==> inputs of build 1 <==
## mac_unit
module mac_unit(input clk,en,clr,
                input [15:0]a,b,
                output [39:0]c);
wire [31:0]temp1;
mul_16x16 m1(clk,a,b,temp1);
accumulator a1(clk,en,clr,temp1,c);
endmodule
clock: 9.96 ns
lec_check: 0
cap_margin: 20
core_margin: 2
core_utilization: 68
cts_cluster_size: 86
setup_slack_margin: 0.22
slew_margin: 20
run.sh (not shown) runs the stock make flow with config.mk's settings and CLKGATE_MAP_FILE=.
==> build 45: changes against build 1 <==
- CORE_UTILIZATION: 68 -> 13
- CTS_CLUSTER_SIZE: 86 -> not set
- SETUP_SLACK_MARGIN: 0.22 -> not set
==> flow/constraint.sdc (replaced) <==
create_clock -name core_clock -period 19.7 [get_ports {clk}]
set_input_delay 3.9400 -clock core_clock [delete_from_list [all_inputs] [get_ports {clk}]]
set_output_delay 3.9400 -clock core_clock [all_outputs]
set_load 0.01 [all_outputs]
==> trial 47: changes against build 1 <==
- CORE_UTILIZATION: 68 -> 40
- CTS_CLUSTER_SIZE: 86 -> not set
- SETUP_SLACK_MARGIN: 0.22 -> not set
==> flow/constraint.sdc (replaced) <==
create_clock -name core_clock -period 13.5 [get_ports {clk}]
set_input_delay 2.7000 -clock core_clock [delete_from_list [all_inputs] [get_ports {clk}]]
set_output_delay 2.7000 -clock core_clock [all_outputs]
set_load 0.01 [all_outputs]
==> build 26: changes against build 1 <==
- ABC_AREA: not set -> 1
- CAP_MARGIN: 20 -> 0
- CORE_UTILIZATION: 68 -> 72
- CTS_CLUSTER_DIAMETER: not set -> 106
- CTS_CLUSTER_SIZE: 86 -> not set
- HOLD_SLACK_MARGIN: not set -> -0.07
- SETUP_SLACK_MARGIN: 0.22 -> 1.81
==> flow/constraint.sdc (replaced) <==
create_clock -name core_clock -period 11.5 [get_ports {clk}]
set_input_delay 2.3000 -clock core_clock [delete_from_list [all_inputs] [get_ports {clk}]]
set_output_delay 2.3000 -clock core_clock [all_outputs]
set_load 0.01 [all_outputs]
==> results <==
| quantity | build 45 | build 1 | build 26 | trial 47 |
|---|---|---|---|---|
| Tapcells | 1612 | 285 | 319 | 518 |
| Pre-CTS setup slack | 5.21 ns | -3.14 ns | -1.96 ns | -0.347 ns |
| Data required time of the worst path | 20.06 ns | 10.28 ns | 11.85 ns | 13.82 ns |
| Cell repeated most along the worst path | sky130_fd_sc_hd__fa_1 | sky130_fd_sc_hd__fa_2 | sky130_fd_sc_hd__fa_2 | sky130_fd_sc_hd__fa_2 |
| Clock tree buffer count of the final layout | 19 | 17 | 17 | 17 |
| Outcome | timing/DRC/antenna clean | finished with violations | finished with violations | timing/DRC/antenna clean |
| Layout check failures | - | negative setup slack | negative setup slack | - |
| Maximum number of pins on one net before global-route repair | 45 | 45 | 66 | 45 |
| Register fraction of the total cell area | 17.8% | 17.9% | 16.5% | 18.6% |
| Std cell rows | 127 | 55 | 56 | 72 |
| Wire length on met1 | 17.5 mm | 15.5 mm | 17.9 mm | 15.9 mm |
| Max-area cell share | 24.9% | 24.9% | 22.6% | 24.9% |
| Count of cells along the worst register-to-register path | 51 | 53 | 58 | 52 |
| Uppermost signal routing layer after detailed routing | met5 | met4 | met4 | met4 |
| Simple-gate share of the synthesized area | 14.4% | 14.4% | 17.2% | 14.4% |
| Die Outline Area | 123000 um2 | 24200 um2 | 25100 um2 | 40600 um2 |
| Measured slew at the worst slew-check pin | 0.758 ns | 0.580 ns | 0.761 ns | 0.814 ns |

* * *

==> 12-02: inputs <==
Starting RTL as in the previous note.
export LEC_CHECK = 0
export ABC_AREA = 1
export CAP_MARGIN = 40
export CORE_MARGIN = 2
export CORE_UTILIZATION = 72
export CTS_CLUSTER_DIAMETER = 260
export HOLD_SLACK_MARGIN = -0.08
export PLACE_DENSITY = 0.66
export SETUP_SLACK_MARGIN = -0.65
export SLEW_MARGIN = 20
create_clock -name core_clock -period 11.4 [get_ports {clk}]
==> 05-23 (differences from 12-02) <==
- ABC_AREA: 1 -> not set
- CAP_MARGIN: 40 -> 20
- CELL_PAD_IN_SITES_GLOBAL_PLACEMENT: not set -> 1
- CORE_UTILIZATION: 72 -> 40
- CTS_CLUSTER_DIAMETER: 260 -> not set
- HOLD_SLACK_MARGIN: -0.08 -> 0.23
- PLACE_DENSITY: 0.66 -> not set
- PLACE_DENSITY_LB_ADDON: not set -> 0.16
- SETUP_SLACK_MARGIN: -0.65 -> not set
==> flow/constraint.sdc (replaced) <==
create_clock -name core_clock -period 13.5 [get_ports {clk}]
set_input_delay 2.7000 -clock core_clock [delete_from_list [all_inputs] [get_ports {clk}]]
set_output_delay 2.7000 -clock core_clock [all_outputs]
set_load 0.01 [all_outputs]
==> 05-07 (differences from 12-02) <==
- ABC_AREA: 1 -> not set
- CAP_MARGIN: 40 -> 5
- CORE_UTILIZATION: 72 -> 65
- CTS_CLUSTER_DIAMETER: 260 -> 29
- CTS_CLUSTER_SIZE: not set -> 86
- HOLD_SLACK_MARGIN: -0.08 -> not set
- PLACE_DENSITY: 0.66 -> not set
- SETUP_SLACK_MARGIN: -0.65 -> 1.23
==> flow/constraint.sdc (replaced) <==
create_clock -name core_clock -period 9.96 [get_ports {clk}]
set_input_delay 1.9920 -clock core_clock [delete_from_list [all_inputs] [get_ports {clk}]]
set_output_delay 1.9920 -clock core_clock [all_outputs]
set_load 0.01 [all_outputs]
==> 09-16 (differences from 12-02) <==
- CAP_MARGIN: 40 -> 20
- CORE_UTILIZATION: 72 -> 70
- CTS_CLUSTER_DIAMETER: 260 -> not set
- HOLD_SLACK_MARGIN: -0.08 -> not set
- PLACE_DENSITY: 0.66 -> not set
- SETUP_SLACK_MARGIN: -0.65 -> 2.37
==> flow/constraint.sdc (replaced) <==
create_clock -name core_clock -period 13.6 [get_ports {clk}]
set_input_delay 2.7200 -clock core_clock [delete_from_list [all_inputs] [get_ports {clk}]]
set_output_delay 2.7200 -clock core_clock [all_outputs]
set_load 0.01 [all_outputs]
==> results <==
metric	05-07	09-16	05-23	12-02
Outcome	complete, but fails checks	complete, no violations	complete, no violations	complete, but fails checks
Violated checks	negative setup slack	-	-	negative setup slack
Area Growth Syn to Fin	22.96%	15.46%	15.85%	17.53%
Final worst clock skew	13.32 ps	19.93 ps	14.38 ps	20.65 ps
Start point of the worst hold path	m1.m4.mu3.clk_a[3]	m1.m4.mu4.clk_a[3]	m1.m3.mu1.clk_a[3]	m1.clk_b[13]
Number of instances in the synthesized netlist	1,571	2,257	1,571	2,257
Via count	10,924	13,809	10,123	14,477
First-pass GRT wire length	57,010 µm	70,130 µm	55,770 µm	75,820 µm
Vias in the first global route	11,431	14,258	10,717	15,299
Overall global routing resource usage	28.60%	34.99%	17.45%	40.41%
Final core utilization	81.45%	81.92%	46.86%	86.15%
Xor/xnor share	3.370%	2.291%	3.370%	2.291%
Die outline height	158.9 µm	160.8 µm	201.5 µm	158.6 µm
Chip footprint	0.02525 mm²	0.02585 mm²	0.04058 mm²	0.02515 mm²
Number of cells on the critical path	53	58	55	58
Post-route non-filler standard cell count	2,071	2,654	2,201	2,692
Inverters	313	695	313	695
DP Cell Count	2,019	2,608	2,164	2,650
Placed instance area	0.01782 mm²	0.01880 mm²	0.01718 mm²	0.01903 mm²
Share of cell area taken by muxes after synthesis	1.420%	0%	1.420%	0%
Clock Latency Late Sink	440 ps	460 ps	430 ps	470 ps
Net count of the mapped netlist	2,064	2,750	2,064	2,750
Met2 track demand over resource in global routing	49.48%	60.03%	28.66%	69.47%
Count of buffers not belonging to the clock network in the layout	197	117	126	160

* * *

==> inputs of v8 <==
Starting RTL as in the previous note.
export LEC_CHECK = 0
export ABC_AREA = 1
export CAP_MARGIN = 25
export CELL_PAD_IN_SITES_DETAIL_PLACEMENT = 0
export CELL_PAD_IN_SITES_GLOBAL_PLACEMENT = 1
export CORE_MARGIN = 2
export CORE_UTILIZATION = 55
export CTS_CLUSTER_DIAMETER = 254
export CTS_CLUSTER_SIZE = 100
export GPL_ROUTABILITY_DRIVEN = 0
export MAX_ROUTING_LAYER = met4
export PLACE_DENSITY = 0.63
export SETUP_SLACK_MARGIN = 2.01
export SLEW_MARGIN = 20
export TNS_END_PERCENT = 5
create_clock -name core_clock -period 7.58 [get_ports {clk}]
==> v15 (differences from v8) <==
- CAP_MARGIN: 25 -> 0
- CELL_PAD_IN_SITES_GLOBAL_PLACEMENT: 1 -> 0
- CORE_ASPECT_RATIO: default -> 0.93
- CORE_UTILIZATION: 55 -> 72
- CTS_CLUSTER_DIAMETER: 254 -> 97
- MAX_ROUTING_LAYER: met4 -> met5
- SETUP_SLACK_MARGIN: 2.01 -> -0.82
- TNS_END_PERCENT: 5 -> default
==> flow/constraint.sdc (replaced) <==
create_clock -name core_clock -period 12.0 [get_ports {clk}]
set_input_delay 2.4000 -clock core_clock [delete_from_list [all_inputs] [get_ports {clk}]]
set_output_delay 2.4000 -clock core_clock [all_outputs]
set_load 0.01 [all_outputs]
==> qor summary <==
item	v15	v8
MI comb area	0.0114 mm2	0.0115 mm2
Floorplan core density	73.4%	56.1%
Core Area	0.0234 mm2	0.0307 mm2
Final-report setup violation count	16	30
Worst-case reg-to-reg path depth	58	60
Critical path destination	a1.acc[37]	a1.acc[36]
Number of tap cells added at floorplan	308	396
Worst path buffer plus inverter count	8	11
Worst setup timing slack at the placement stage	-1.29 ns	-6.09 ns
Detailed placement HPWL	33300 um	35500 um
Chip width	164 um	181 um
Reg-to-Reg End	a1.acc[37]	a1.acc[36]
Outcome	failed layout checks	failed layout checks
Layout check failures	setup timing	setup timing
Global-route wire length before repair	68200 um	71600 um
Post-DR wirelength/cell	15.8 um	15.2 um
Post-synthesis to final-layout area growth	13.9%	18.2%
Register area	0.00337 mm2	0.00336 mm2
Worst min-delay path startpoint	m1.clk_a[6]	m1.m4.mu4.clk_b[0]
